run 1:
// cordic
module cordic (
    input clk,
    input rst_n,
    input start,
    input [15:0] angle,
    output reg [15:0] cos,
    output reg [15:0] sin
);
Size: ~69 flip-flops, ~51 I/O pins.
clock: 9.4 ns
lec_check: 0
abc_area: 1
cap_margin: 20
core_aspect_ratio: 0.5
core_margin: 2
core_utilization: 67
cts_cluster_diameter: 246
cts_cluster_size: 100
slew_margin: 20
tns_end_percent: 10
run.sh (not shown) runs the stock make flow with config.mk's settings and CLKGATE_MAP_FILE=.
STATUS run=run 1 STAGES=ALL_DONE FINAL_CHECKS=FAILED CAUSE=setup timing
--- input diff run 1..run 2 ---
-- flow/config.mk --
<<< run 1, line 10
export CORE_ASPECT_RATIO = 0.5
>>> run 2, line 10
<<< run 1, line 12
export CORE_UTILIZATION = 67
>>> run 2, line 11
export CORE_UTILIZATION = 64
==> flow/constraint.sdc <==
create_clock -name core_clock -period 10.9 [get_ports {clk}]
set_input_delay 2.1800 -clock core_clock [delete_from_list [all_inputs] [get_ports {clk}]]
set_output_delay 2.1800 -clock core_clock [all_outputs]
set_load 0.01 [all_outputs]
==> results <==
Run 2 completed end to end; final checks failed (setup timing).
Run 2 vs. run 1: routed wire length now smaller, number of buffers outside the clock class in the layout now smaller.
The higher power density over the cells of run 2 and run 1 is in run 1.
Part of the power in the clock network: run 2 < run 1
Buffer share of cell area in run 2 is 1.4 points below run 1.
Relative to run 1, the final cell area reported for run 2 is lower.
--- input diff run 2..run 3 ---
-- flow/config.mk --
<<< run 2, line 8
export ABC_AREA = 1
>>> run 3, line 8
<<< run 2, line 11
export CORE_UTILIZATION = 64
export CTS_CLUSTER_DIAMETER = 246
export CTS_CLUSTER_SIZE = 100
>>> run 3, line 10
export CORE_UTILIZATION = 66
<<< run 2, line 15
export TNS_END_PERCENT = 10
>>> run 3, line 12
==> flow/constraint.sdc <==
create_clock -name core_clock -period 13.1 [get_ports {clk}]
set_input_delay 2.6200 -clock core_clock [delete_from_list [all_inputs] [get_ports {clk}]]
set_output_delay 2.6200 -clock core_clock [all_outputs]
set_load 0.01 [all_outputs]
- Layout checks on run 3: not met. Flow itself completed; violations: setup timing.
- Higher count of plain and timing-repair buffers goes to run 2 over run 3.
- Compared to run 2, the router laid down less metal wire for run 3.
- Run 3 vs run 2 — filler cell count dropped by a few percent
- Comparing run 3 and run 2, minimum period implied by the final worst setup slack is lower on run 3.
## Diff of input files: run 4 against run 3
-- flow/config.mk --
<<< run 3, line 10
export CORE_UTILIZATION = 66
>>> run 4, line 10
export CORE_UTILIZATION = 40
==> flow/constraint.sdc <==
create_clock -name core_clock -period 15.5 [get_ports {clk}]
set_input_delay 3.1000 -clock core_clock [delete_from_list [all_inputs] [get_ports {clk}]]
set_output_delay 3.1000 -clock core_clock [all_outputs]
set_load 0.01 [all_outputs]
### Flow results
Run 4 finished all stages; the layout is clean.
Diff run 4 and run 3: met2 routed wirelength lower in run 4
When the final numbers for run 4 and run 3 were put side by side, the non-clock buffer count turned out to be greater in run 3.
In the reports for run 4 and run 3, the larger sequential share of cell area belongs to run 4.
Taking run 3 as the reference point, the met1 layer usage reported by global route of run 4 falls by 19 points.
[inputs] run 5 vs run 4
-- flow/config.mk --
<<< run 4, line 10
export CORE_UTILIZATION = 40
>>> run 5, line 10
export CORE_UTILIZATION = 53
==> flow/constraint.sdc <==
create_clock -name core_clock -period 12.9 [get_ports {clk}]
set_input_delay 2.5800 -clock core_clock [delete_from_list [all_inputs] [get_ports {clk}]]
set_output_delay 2.5800 -clock core_clock [all_outputs]
set_load 0.01 [all_outputs]
Run 4 | stages: all done | timing, DRC, antenna: all pass
In run 5 the implementation completed, yet the final layout does not meet the checks, the culprit being setup timing.
Measured against run 5, the power of the combinational group of run 4 comes out at 0.70 times the reference value.
Summary of run 5 over run 4: clock share of power has decreased; maximum frequency picked up an extra about 4.6%.

Starting RTL as in the previous note.
Design cordic, start of the top module:
module cordic (
    input clk,
    input rst_n,
    input start,
    input [15:0] angle,
    output reg [15:0] cos,
    output reg [15:0] sin
);
==> flow/config.mk <==
export PLATFORM = sky130hd
export DESIGN_NAME = cordic
export DESIGN_NICKNAME = cordic
export VERILOG_FILES = /design/flow/design.v
export SDC_FILE = /design/flow/constraint.sdc
export NUM_CORES = 4
export LEC_CHECK = 0
export CAP_MARGIN = 5
export CELL_PAD_IN_SITES_DETAIL_PLACEMENT = 0
export CORE_ASPECT_RATIO = 0.66
export CORE_MARGIN = 9
export CORE_UTILIZATION = 41
export CTS_CLUSTER_DIAMETER = 197
export CTS_CLUSTER_SIZE = 18
export GPL_ROUTABILITY_DRIVEN = 0
export MAX_ROUTING_LAYER = met5
export MIN_ROUTING_LAYER = met2
export PLACE_DENSITY_LB_ADDON = 0.06
export SETUP_SLACK_MARGIN = 1.16
export SLEW_MARGIN = 25
==> flow/constraint.sdc <==
create_clock -name core_clock -period 15.8 [get_ports {clk}]
set_input_delay 3.1600 -clock core_clock [delete_from_list [all_inputs] [get_ports {clk}]]
set_output_delay 3.1600 -clock core_clock [all_outputs]
set_load 0.01 [all_outputs]
The baseline passed the timing, DRC and antenna checks.
Edit:
ABC_AREA = 0   (was default)
CAP_MARGIN = 15   (was 5)
CELL_PAD_IN_SITES_DETAIL_PLACEMENT = 1   (was 0)
CORE_ASPECT_RATIO = 0.5   (was 0.66)
CORE_MARGIN = 2   (was 9)
CORE_UTILIZATION = 46   (was 41)
CTS_CLUSTER_SIZE = 96   (was 18)
MIN_ROUTING_LAYER = met1   (was met2)
SETUP_SLACK_MARGIN = 2.76   (was 1.16)
SLEW_MARGIN = 20   (was 25)
TNS_END_PERCENT = 20   (was default)
- final cell count shrinks by about 6%
- wire length grows by about 4.5%
- area after synthesis stays the same
Edit:
ABC_AREA = default   (was 0)
CAP_MARGIN = 5   (was 15)
CELL_PAD_IN_SITES_DETAIL_PLACEMENT = 0   (was 1)
CELL_PAD_IN_SITES_GLOBAL_PLACEMENT = 3   (was default)
CORE_ASPECT_RATIO = 0.82   (was 0.5)
CORE_MARGIN = 9   (was 2)
CORE_UTILIZATION = 22   (was 46)
CTS_CLUSTER_SIZE = 91   (was 96)
GPL_ROUTABILITY_DRIVEN = 1   (was 0)
GPL_TIMING_DRIVEN = 0   (was default)
MAX_ROUTING_LAYER = met4   (was met5)
MIN_ROUTING_LAYER = met2   (was met1)
PLACE_DENSITY_LB_ADDON = default   (was 0.06)
SETUP_SLACK_MARGIN = 1.16   (was 2.76)
SLEW_MARGIN = 15   (was 20)
TNS_END_PERCENT = default   (was 20)
Setup slack improves by 0.013 ns.
Clock skew came out higher by 0.025 ns.
Final area came out higher by 7.4%.
Total power came out higher by 10%.
Clock-buffer cell count came out lower by 2.
Combinational power came out higher by 17%.
Cell count came out higher by 32%.
Global-route usage came out lower by 1.4 points.
Edit:
ABC_AREA = 0   (was default)
CAP_MARGIN = 15   (was 5)
CELL_PAD_IN_SITES_GLOBAL_PLACEMENT = default   (was 3)
CORE_ASPECT_RATIO = 0.5   (was 0.82)
CORE_MARGIN = 8   (was 9)
CORE_UTILIZATION = 65   (was 22)
CTS_CLUSTER_SIZE = 98   (was 91)
GPL_ROUTABILITY_DRIVEN = 0   (was 1)
GPL_TIMING_DRIVEN = default   (was 0)
MAX_ROUTING_LAYER = met5   (was met4)
MIN_ROUTING_LAYER = met1   (was met2)
PLACE_DENSITY_LB_ADDON = 0.06   (was default)
SETUP_SLACK_MARGIN = 1.58   (was 1.16)
SLEW_MARGIN = 20   (was 15)
TNS_END_PERCENT = 20   (was default)
Effect: Combinational power falls by 22%; global-route usage rises by 2.0 points; flip-flop count stays the same; non-clock buffer count falls by 145; total power falls by 15%; maximum frequency rises by 1.2%; cell area falls by 10%.
Power and IR drop assume default switching activity.
